==> wip/onyx <==
==> flow/design.v <==
module neuron_intra_Nbits #(
    parameter N = 16,
    parameter N_INPUTS = 16,
    parameter LOG_N_INPUTS = 4  
) (
    input  wire                         clk,
    input  wire                         rst,
    input  wire                         en,
    input  wire signed [N*N_INPUTS-1:0] W,     
    input  wire signed [N*N_INPUTS-1:0] X_N,   
    output reg signed [         N-1:0] Out
);
  wire signed [2*N*N_INPUTS-1:0] prod;
  wire signed [         N-1:0] act_out;
  genvar i;
  generate
    for (i = 0; i < N_INPUTS; i = i + 1) begin : mults
      wire signed [N-1:0] Wi;
      wire signed [N-1:0] Xi;
      assign Wi = W[i*N+:N];
      assign Xi = X_N[i*N+:N];
      assign prod[i*2*N+:2*N] = Wi * Xi;
    end
  endgenerate
  genvar j, k;
  generate
    for (j = 0; j < LOG_N_INPUTS; j = j + 1) begin : ADDER_TREE
      wire signed [2*N*(N_INPUTS >> (j+1))-1:0] sum_stage;
      if(j == 0) begin
        for (k = 0; k < (N_INPUTS >> (j+1)); k = k + 1) begin : STAGE0
          assign sum_stage[2*k*N+:2*N] = prod[2*k*2*N+:2*N] + prod[(2*k+1)*2*N+:2*N];
        end
      end else begin
        for (k = 0; k < (N_INPUTS >> (j+1)); k = k + 1) begin : STAGEJ
          assign sum_stage[2*k*N+:2*N] = ADDER_TREE[j-1].sum_stage[2*k*2*N+:2*N] + ADDER_TREE[j-1].sum_stage[(2*k+1)*2*N+:2*N];
        end
      end
    end
    wire signed [2*N-1:0] sum_all;
    assign sum_all = ADDER_TREE[LOG_N_INPUTS-1].sum_stage;
  endgenerate
  reg signed [2*N-1:0] acc;
  always @(posedge clk or posedge rst) begin
    if (rst) begin
		acc <= 0;
		Out <= 0;
	 end
    else if (en) begin
		acc <= sum_all;
		Out <= act_out;
	 end
  end
  localparam signed [N-1:0] MAX_VAL = {1'b0, {(N-1){1'b1}}};  
  assign act_out = (acc < 0) ? 0 : (acc > MAX_VAL) ? MAX_VAL : acc;
endmodule
==> flow/run.sh <==
#!/bin/bash
# the make line also repeats each setting of config.mk as NAME=value (left out here)
make -C /OpenROAD-flow-scripts/flow DESIGN_CONFIG=/design/flow/config.mk WORK_HOME=/design/flow/orfs CLKGATE_MAP_FILE= finish
==> flow/config.mk <==
export PLATFORM = sky130hd
export DESIGN_NAME = neuron_intra_Nbits
export DESIGN_NICKNAME = neuron_intra_Nbits
export VERILOG_FILES = /design/flow/design.v
export SDC_FILE = /design/flow/constraint.sdc
export NUM_CORES = 4
export LEC_CHECK = 0
export CAP_MARGIN = 20
export CORE_MARGIN = 2
export CORE_UTILIZATION = 71
export CTS_CLUSTER_SIZE = 60
export MAX_ROUTING_LAYER = met4
export SETUP_SLACK_MARGIN = -0.59
export SLEW_MARGIN = 20
==> flow/constraint.sdc <==
create_clock -name core_clock -period 11.0 [get_ports {clk}]
set_input_delay 2.2000 -clock core_clock [delete_from_list [all_inputs] [get_ports {clk}]]
set_output_delay 2.2000 -clock core_clock [all_outputs]
set_load 0.01 [all_outputs]
==> wip/nickel: changes against wip/onyx <==
--- a/flow/config.mk
+++ b/flow/config.mk
@@ -9,6 +9,5 @@
 export CORE_MARGIN = 2
-export CORE_UTILIZATION = 71
-export CTS_CLUSTER_SIZE = 60
+export CORE_UTILIZATION = 40
 export MAX_ROUTING_LAYER = met4
-export SETUP_SLACK_MARGIN = -0.59
+export SETUP_SLACK_MARGIN = 3.17
 export SLEW_MARGIN = 20
==> flow/constraint.sdc (replaced) <==
create_clock -name core_clock -period 13.5 [get_ports {clk}]
set_input_delay 2.7000 -clock core_clock [delete_from_list [all_inputs] [get_ports {clk}]]
set_output_delay 2.7000 -clock core_clock [all_outputs]
set_load 0.01 [all_outputs]
==> wip/maple: changes against wip/onyx <==
--- a/flow/config.mk
+++ b/flow/config.mk
@@ -9,6 +9,4 @@
 export CORE_MARGIN = 2
-export CORE_UTILIZATION = 71
-export CTS_CLUSTER_SIZE = 60
-export MAX_ROUTING_LAYER = met4
-export SETUP_SLACK_MARGIN = -0.59
+export CORE_UTILIZATION = 52
+export CTS_CLUSTER_SIZE = 95
 export SLEW_MARGIN = 20
==> flow/constraint.sdc (replaced) <==
create_clock -name core_clock -period 8.84 [get_ports {clk}]
set_input_delay 1.7680 -clock core_clock [delete_from_list [all_inputs] [get_ports {clk}]]
set_output_delay 1.7680 -clock core_clock [all_outputs]
set_load 0.01 [all_outputs]
==> qor summary <==
                                                                                                wip/onyx        wip/maple               wip/nickel
Worst-case setup margin in the final layout                                                     -1.10 ns         -2.79 ns                  1.02 ns
Run status                                                                               failed layout checks  failed layout checks  complete, no violations
Layout check failures                                                                       setup timing     setup timing                        -
Initial antenna violation count                                                                       28               34                       38
Final core utilization                                                                             82.0%            63.6%                    46.2%
Standard cell area after detailed placement                                                  180000 um^2      184000 um^2              174000 um^2
Share of the core filled by cells before placement                                                 71.3%            52.2%                    40.2%
Worst hold path startpoint                                                                       acc[14]           acc[7]                   acc[7]
Logic depth of the worst path, buffers included                                                       35               38                       36
Clock distribution area overhead in the final layout                                              0.107%           0.101%                   0.107%
Met3 usage in global routing                                                                       11.0%            4.33%                    2.39%
WHS Path Cells                                                                                         2                1                        1
Buffers & Inverters on Critical Path                                                                   8               11                        9
Sum Neg Setup Slack                                                                            -13.01 ns        -59.64 ns                     0 ns
Worst setup slack for register-to-register paths                                                 8.80 ns          6.43 ns                 11.40 ns
Antenna diodes                                                                                        27               16                       34
Count of placed standard cells in the final layout, fillers left out                               21000            22600                    22700
Placement row count                                                                                  173              202                      230
DIE AREA                                                                                     226000 um^2      308000 um^2              400000 um^2
Worst setup path startpoint                                                                     X_N[198]           W[158]                 X_N[138]
Clock transition at the register clock pins on the worst setup and hold paths after CTS          0.08 ns          0.09 ns                  0.07 ns
Crit-path slowest cell                                                                              fa_2             fa_2                     fa_1

========
==> inputs of run a <==
Starts from the design.v that is shown in full above.
export LEC_CHECK = 0
export CAP_MARGIN = 20
export CORE_MARGIN = 2
export CORE_UTILIZATION = 60
export SETUP_SLACK_MARGIN = 1.42
export SLEW_MARGIN = 20
create_clock -name core_clock -period 11.7 [get_ports {clk}]
run.sh (not shown) runs the stock make flow with config.mk's settings and CLKGATE_MAP_FILE=.
==> run b: changes against run a <==
--- a/flow/config.mk
+++ b/flow/config.mk
@@ -7,6 +7,5 @@
 export LEC_CHECK = 0
 export CAP_MARGIN = 20
 export CORE_MARGIN = 2
-export CORE_UTILIZATION = 60
-export SETUP_SLACK_MARGIN = 1.42
+export CORE_UTILIZATION = 70
 export SLEW_MARGIN = 20
==> flow/constraint.sdc (replaced) <==
create_clock -name core_clock -period 13.3 [get_ports {clk}]
set_input_delay 2.6600 -clock core_clock [delete_from_list [all_inputs] [get_ports {clk}]]
set_output_delay 2.6600 -clock core_clock [all_outputs]
set_load 0.01 [all_outputs]
==> comparison table <==
| item | run a | run b |
|---|---|---|
| Post-CTS Setup Repair Bufs | 109 | 0 |
| Routed wire per std cell | 24.4 um | 25.3 um |
| Fraction of cell area in non-clock buffers | 13.3% | 7.78% |
| Number of setup violations in the final report | 15 | 0 |
| Final period utilization | 105% | 98.3% |
| Tool warnings | 51 | 50 |
| DR WL met2 | 253000 um | 238000 um |
| Worst Min Path Start | acc[7] | Out[4] |
| Ant. Diodes | 12 | 23 |
| Fin Setup TNS | -4.19 ns | 0 ns |
| Final GP Congestion | 1.11 | 1.10 |
| DPL Wire Length | 487000 um | 466000 um |
| Instance count along the most critical hold path | 1 | 2 |
| Launch point of the critical path | X_N[138] | X_N[149] |
| Reg-to-reg slack, setup | 9.14 ns | 10.75 ns |
| Iteration-0 DRC Markers | 8500 | 10.1k |
| Status | failed layout checks | timing/DRC/antenna clean |
| Violated checks | negative setup slack | - |
| Post-route cell area | 188000 sq um | 174000 sq um |
| Routed wire length | 534000 um | 510000 um |
| Wire length on met1 | 193000 um | 168000 um |

========
==> v7: inputs <==
// neuron_intra_Nbits: RTL as listed in full above, without the edits since
Settings: LEC_CHECK=0, ABC_AREA=1, CAP_MARGIN=15, CELL_PAD_IN_SITES_DETAIL_PLACEMENT=0, CELL_PAD_IN_SITES_GLOBAL_PLACEMENT=0, CORE_MARGIN=2, CORE_UTILIZATION=65, GPL_ROUTABILITY_DRIVEN=1, MAX_ROUTING_LAYER=met5, SETUP_SLACK_MARGIN=1.49, SLEW_MARGIN=20; clock period 10.6 ns.
==> v32 (differences from v7) <==
- ABC_AREA: 1 -> unset
- CELL_PAD_IN_SITES_DETAIL_PLACEMENT: 0 -> unset
- CELL_PAD_IN_SITES_GLOBAL_PLACEMENT: 0 -> unset
- CORE_UTILIZATION: 65 -> 72
- CTS_CLUSTER_DIAMETER: unset -> 234
- GPL_ROUTABILITY_DRIVEN: 1 -> unset
- HOLD_SLACK_MARGIN: unset -> 0.3
- MAX_ROUTING_LAYER: met5 -> met4
- SETUP_SLACK_MARGIN: 1.49 -> -0.74
==> v23 (differences from v7) <==
- ABC_AREA: 1 -> unset
- CAP_MARGIN: 15 -> 20
- CELL_PAD_IN_SITES_GLOBAL_PLACEMENT: 0 -> 1
- CORE_UTILIZATION: 65 -> 62
- CTS_CLUSTER_DIAMETER: unset -> 62
- CTS_CLUSTER_SIZE: unset -> 10
- SETUP_SLACK_MARGIN: 1.49 -> unset
- TNS_END_PERCENT: unset -> 5
==> flow/constraint.sdc (replaced) <==
create_clock -name core_clock -period 22.5 [get_ports {clk}]
set_input_delay 4.5000 -clock core_clock [delete_from_list [all_inputs] [get_ports {clk}]]
set_output_delay 4.5000 -clock core_clock [all_outputs]
set_load 0.01 [all_outputs]
==> v25 (differences from v7) <==
- CAP_MARGIN: 15 -> 20
- CELL_PAD_IN_SITES_GLOBAL_PLACEMENT: 0 -> 1
- CORE_UTILIZATION: 65 -> 64
- SETUP_SLACK_MARGIN: 1.49 -> 0.41
==> flow/constraint.sdc (replaced) <==
create_clock -name core_clock -period 10.7 [get_ports {clk}]
set_input_delay 2.1400 -clock core_clock [delete_from_list [all_inputs] [get_ports {clk}]]
set_output_delay 2.1400 -clock core_clock [all_outputs]
set_load 0.01 [all_outputs]
==> qor summary <==
quantity                                                                                v25                        v7                 v23                       v32
Outcome                                                            finished with violations  finished with violations  timing/DRC/antenna clean  finished with violations
Violated checks                                                                setup timing              setup timing                   -              setup timing
Number of cell instances after yosys synthesis                                        18800                     18800               16200                     16200
Largest fanout of any net on the critical path                                            5                         7                  16                         6
Share of the cycle needed by the critical path after routing                           108%                      109%               70.5%                      115%
Fraction of post-synthesis cell area in the top cell type by area                     62.1%                     62.1%               63.9%                     63.9%
Sum of buffers and inverters on the critical path                                         7                        13                   8                        10
Start point of the critical path                                                     W[253]                    W[254]             X_N[48]                    W[152]
Final core occ                                                                        78.1%                     79.4%               65.4%                     83.1%
Site row count                                                                          184                       183                 185                       171
Final Routed Wirelength                                                           577000 um                 545000 um           519000 um                 554000 um
Via-to-Cell Ratio                                                                      5.30                      5.22                5.43                      5.83
Adder-cell share of the synthesized area                                              68.5%                     68.5%               70.5%                     70.5%
Die area                                                                         0.258 mm^2                0.254 mm^2          0.259 mm^2                0.223 mm^2
Clock tree cell share of total cell area                                            0.0986%                   0.0678%             0.0874%                    0.102%
Destination of the worst register-to-register timing path               Out[11]$_DFFE_PP0P_       Out[10]$_DFFE_PP0P_  Out[8]$_DFFE_PP0P_        Out[1]$_DFFE_PP0P_
Combinational fraction of the cell area                                               67.9%                     68.0%               81.3%                     75.6%
Routability-driven placement congestion ratio                                          1.11                      1.09                1.13                      1.12
Pre-CTS WS                                                                         -1.67 ns                  -1.75 ns             6.33 ns                  -2.18 ns
Logic depth of the worst setup path including buffers                                    33                        37                  35                        35

========
==> trial 50: inputs <==
Starts from the design.v that is shown in full above.
make LEC_CHECK=0 ABC_AREA=1 CAP_MARGIN=10 CORE_MARGIN=2 CORE_UTILIZATION=72 SETUP_SLACK_MARGIN=1.42 SLEW_MARGIN=20 TNS_END_PERCENT=10 finish   # period 7.55 ns
==> trial 66: changes against trial 50 <==
--- a/flow/config.mk
+++ b/flow/config.mk
@@ -6,9 +6,9 @@
 export NUM_CORES = 4
 export LEC_CHECK = 0
-export ABC_AREA = 1
-export CAP_MARGIN = 10
+export CAP_MARGIN = 20
 export CORE_MARGIN = 2
 export CORE_UTILIZATION = 72
-export SETUP_SLACK_MARGIN = 1.42
+export CTS_CLUSTER_DIAMETER = 199
+export CTS_CLUSTER_SIZE = 95
 export SLEW_MARGIN = 20
-export TNS_END_PERCENT = 10
+export TNS_END_PERCENT = 15
==> flow/constraint.sdc (replaced) <==
create_clock -name core_clock -period 8.84 [get_ports {clk}]
set_input_delay 1.7680 -clock core_clock [delete_from_list [all_inputs] [get_ports {clk}]]
set_output_delay 1.7680 -clock core_clock [all_outputs]
set_load 0.01 [all_outputs]
==> trial 74: changes against trial 50 <==
==> flow/config.mk (replaced) <==
export PLATFORM = sky130hd
export DESIGN_NAME = neuron_intra_Nbits
export DESIGN_NICKNAME = neuron_intra_Nbits
export VERILOG_FILES = /design/flow/design.v
export SDC_FILE = /design/flow/constraint.sdc
export NUM_CORES = 4
export LEC_CHECK = 0
export CAP_MARGIN = 20
export CORE_MARGIN = 2
export CORE_UTILIZATION = 71
export PLACE_DENSITY_LB_ADDON = 0.24
export SETUP_SLACK_MARGIN = 2.89
export SLEW_MARGIN = 20
==> flow/constraint.sdc (replaced) <==
create_clock -name core_clock -period 13.1 [get_ports {clk}]
set_input_delay 2.6200 -clock core_clock [delete_from_list [all_inputs] [get_ports {clk}]]
set_output_delay 2.6200 -clock core_clock [all_outputs]
set_load 0.01 [all_outputs]
==> comparison <==
Trial 50 completed, yet does not pass: negative setup slack. Trial 66 produced a layout that fails on negative setup slack. Trial 74 completed without violations. Synthesized cell count: trial 50 is higher than trial 66 (16%). Flip-flop count is the same in trial 50 and trial 74. Global-route usage, highest first: trial 66, trial 74, trial 50. Die size: trial 50 > trial 74 > trial 66. The lowest hold slack belongs to trial 50, the highest to trial 66. Of trial 66 and trial 50, trial 50 has the higher via count (gap about 5%, measured against trial 50). Register-to-register slack, lowest first: trial 50, trial 66, trial 74. In trial 50 the routed wire length is lower than in trial 74, by 1.5%. Synthesized area is the same in trial 74 and trial 66. Against trial 66, the utilization of trial 74 is lower by 3.1 points.
==> figures <==
| item | trial 74 | trial 50 | trial 66 |
|---|---|---|---|
| Result of the run | timing/DRC/antenna clean | finished with violations | finished with violations |
| Reasons for failing layout checks | - | negative setup slack | negative setup slack |
| Number of detailed-routing iterations run before antenna repair | 7 | 9 | 7 |
| Termination of the worst setup path | acc[31]$_DFFE_PP0P_ | acc[30]$_DFFE_PP0P_ | acc[31]$_DFFE_PP0P_ |
| Multiplexer share | 0.185% | 0% | 0.185% |
| Instance area at placement | 173000 sq um | 185000 sq um | 180000 sq um |
| Yosys simple share | 13.1% | 11.2% | 13.1% |
| Routability Congestion | 1.11 | 1.09 | 1.10 |
| Final setup violation count | 0 | 29 | 29 |
| Combinational gate count | 10408 | 10767 | 10408 |
| Number of global-route vias before repair | 130963 | 140259 | 137358 |
| Die Outline Area | 226000 sq um | 229000 sq um | 223000 sq um |
| # Post-CTS Setup Buffers | 281 | 38 | 145 |
| Total Negative Setup Slacks | 0 ns | -87.77 ns | -64.61 ns |
| Number of antenna violations at the first check in global routing | 36 | 22 | 22 |
| Clock edge transition at the registers on the reported setup and hold paths | 0.09 ns | 0.08 ns | 0.08 ns |
| Number of standard cells reported by yosys | 16236 | 18842 | 16236 |
| Number of instances resized during post-cts repair | 1335 | 391 | 853 |
| Ratio of layout area to synthesized area | 1.139x | 1.155x | 1.161x |
| Yosys aoi share | 0.418% | 0.334% | 0.418% |
